## JK
// cpu
module cpu(clk, rst, imem_addr, imem_data, dmem_addr, dmem_wdata, dmem_we, dmem_re, dmem_rdata);
Size: ~110 I/O pins, roughly 0.058 mm^2 of cells after synthesis.
clock: 6.06 ns
lec_check: 0
cap_margin: 20
core_margin: 2
core_utilization: 70
cts_cluster_diameter: 341
max_routing_layer: met4
place_density: 0.64
setup_slack_margin: 1.55
slew_margin: 20
tns_end_percent: 75
run.sh (not shown) runs the stock make flow with config.mk's settings and CLKGATE_MAP_FILE=.
Run status, JK: aborted in 5_1_grt, error GRT-0116
[inputs] MS vs JK
# JK
export LEC_CHECK = 0
export CAP_MARGIN = 20
export CORE_MARGIN = 2
export CORE_UTILIZATION = 70
export CTS_CLUSTER_DIAMETER = 341
export MAX_ROUTING_LAYER = met4
export PLACE_DENSITY = 0.64
export SETUP_SLACK_MARGIN = 1.55
export SLEW_MARGIN = 20
export TNS_END_PERCENT = 75
create_clock -name core_clock -period 6.06 [get_ports {clk}]
# MS
export LEC_CHECK = 0
export ABC_AREA = 0
export CAP_MARGIN = 15
export CORE_ASPECT_RATIO = 0.68
export CORE_MARGIN = 2
export CORE_UTILIZATION = 70
export CTS_CLUSTER_SIZE = 62
export MAX_ROUTING_LAYER = met5
export PLACE_DENSITY = 0.64
export SLEW_MARGIN = 20
export TNS_END_PERCENT = 70
create_clock -name core_clock -period 7.25 [get_ports {clk}]
### Flow results
The layout from MS, despite a flow that completed every stage, fails the layout checks, with the failing checks listed as negative setup slack. Across both runs, row count was lower for MS than for JK. The proportion of synthesized flip-flops having asynchronous set or reset of JK and that of MS are within noise of each other. Per the comparison of MS with JK, initial core utilization down 0.31 points, area fraction in and, or, nand and nor cells after synthesis comparable, die extent in y fell 51 um. Looking at total placed cells including tap cells, MS sits 163 below JK. From JK to MS, H-tree depth reported by CTS did not move at all. Placeable core region in MS vs JK: up about 0.43%. | standard cell area after detailed placement | MS vs JK | about 3.5% lower |.
The following lists how AL was set up differently from MS:
# MS
export LEC_CHECK = 0
export ABC_AREA = 0
export CAP_MARGIN = 15
export CORE_ASPECT_RATIO = 0.68
export CORE_MARGIN = 2
export CORE_UTILIZATION = 70
export CTS_CLUSTER_SIZE = 62
export MAX_ROUTING_LAYER = met5
export PLACE_DENSITY = 0.64
export SLEW_MARGIN = 20
export TNS_END_PERCENT = 70
create_clock -name core_clock -period 7.25 [get_ports {clk}]
# AL
export LEC_CHECK = 0
export ABC_AREA = 0
export CAP_MARGIN = 15
export CORE_ASPECT_RATIO = 0.68
export CORE_MARGIN = 7
export CORE_UTILIZATION = 27
export CTS_CLUSTER_SIZE = 33
export GPL_TIMING_DRIVEN = 0
export MAX_ROUTING_LAYER = met4
export MIN_ROUTING_LAYER = met2
export SLEW_MARGIN = 20
export TNS_END_PERCENT = 70
create_clock -name core_clock -period 9.61 [get_ports {clk}]
Notes after the runs:
AL | ERROR | 5_1_grt. AL against MS: sum of net half-perimeters after detailed placement went up about 120%, overall die area +0.14 mm^2, simple-gate portion of the synthesized area flat. In AL, the number of setup buffers added after CTS came out 94 above the value in MS. Status: multiplexer share of the synthesized area parity (AL, MS).
Relative to AL, the following input files were edited for TR:
# AL
export LEC_CHECK = 0
export ABC_AREA = 0
export CAP_MARGIN = 15
export CORE_ASPECT_RATIO = 0.68
export CORE_MARGIN = 7
export CORE_UTILIZATION = 27
export CTS_CLUSTER_SIZE = 33
export GPL_TIMING_DRIVEN = 0
export MAX_ROUTING_LAYER = met4
export MIN_ROUTING_LAYER = met2
export SLEW_MARGIN = 20
export TNS_END_PERCENT = 70
create_clock -name core_clock -period 9.61 [get_ports {clk}]
# TR
export LEC_CHECK = 0
export CAP_MARGIN = 20
export CORE_MARGIN = 2
export CORE_UTILIZATION = 63
export MAX_ROUTING_LAYER = met4
export PLACE_DENSITY = 0.6
export SLEW_MARGIN = 20
create_clock -name core_clock -period 8.33 [get_ports {clk}]
Findings:
AL fits on a die that is larger than the die of TR. Between TR and AL, it is TR whose post-CTS setup buffer count is lower, by 96. TR vs. AL: sum of net half-perimeters after detailed placement went down about 60%; net count after synthesis level; total number of clock tree sinks now sits at about the same level. The remaining runs in AL and TR completed every stage, whereas AL halted early. AL never completed, since it errored out during 5_1_grt.
#### Input delta (PW over TR)
# TR
export LEC_CHECK = 0
export CAP_MARGIN = 20
export CORE_MARGIN = 2
export CORE_UTILIZATION = 63
export MAX_ROUTING_LAYER = met4
export PLACE_DENSITY = 0.6
export SLEW_MARGIN = 20
create_clock -name core_clock -period 8.33 [get_ports {clk}]
# PW
export LEC_CHECK = 0
export CAP_MARGIN = 20
export CELL_PAD_IN_SITES_GLOBAL_PLACEMENT = 1
export CORE_MARGIN = 2
export CORE_UTILIZATION = 62
export GPL_ROUTABILITY_DRIVEN = 0
export MAX_ROUTING_LAYER = met5
export PLACE_DENSITY = 0.6
export SLEW_MARGIN = 20
create_clock -name core_clock -period 8.61 [get_ports {clk}]
[summary]
TR went all the way through synthesis, placement and routing and the layout is clean on timing, DRC and antenna. PW finished all stages; layout check result: FAIL, due to negative setup slack. Taking TR as the reference, in PW met1 wire length now sits lower; final cell count now smaller; number of inverters outside the clock class in the layout held steady. Width of the die (PW vs. TR) increases slightly.
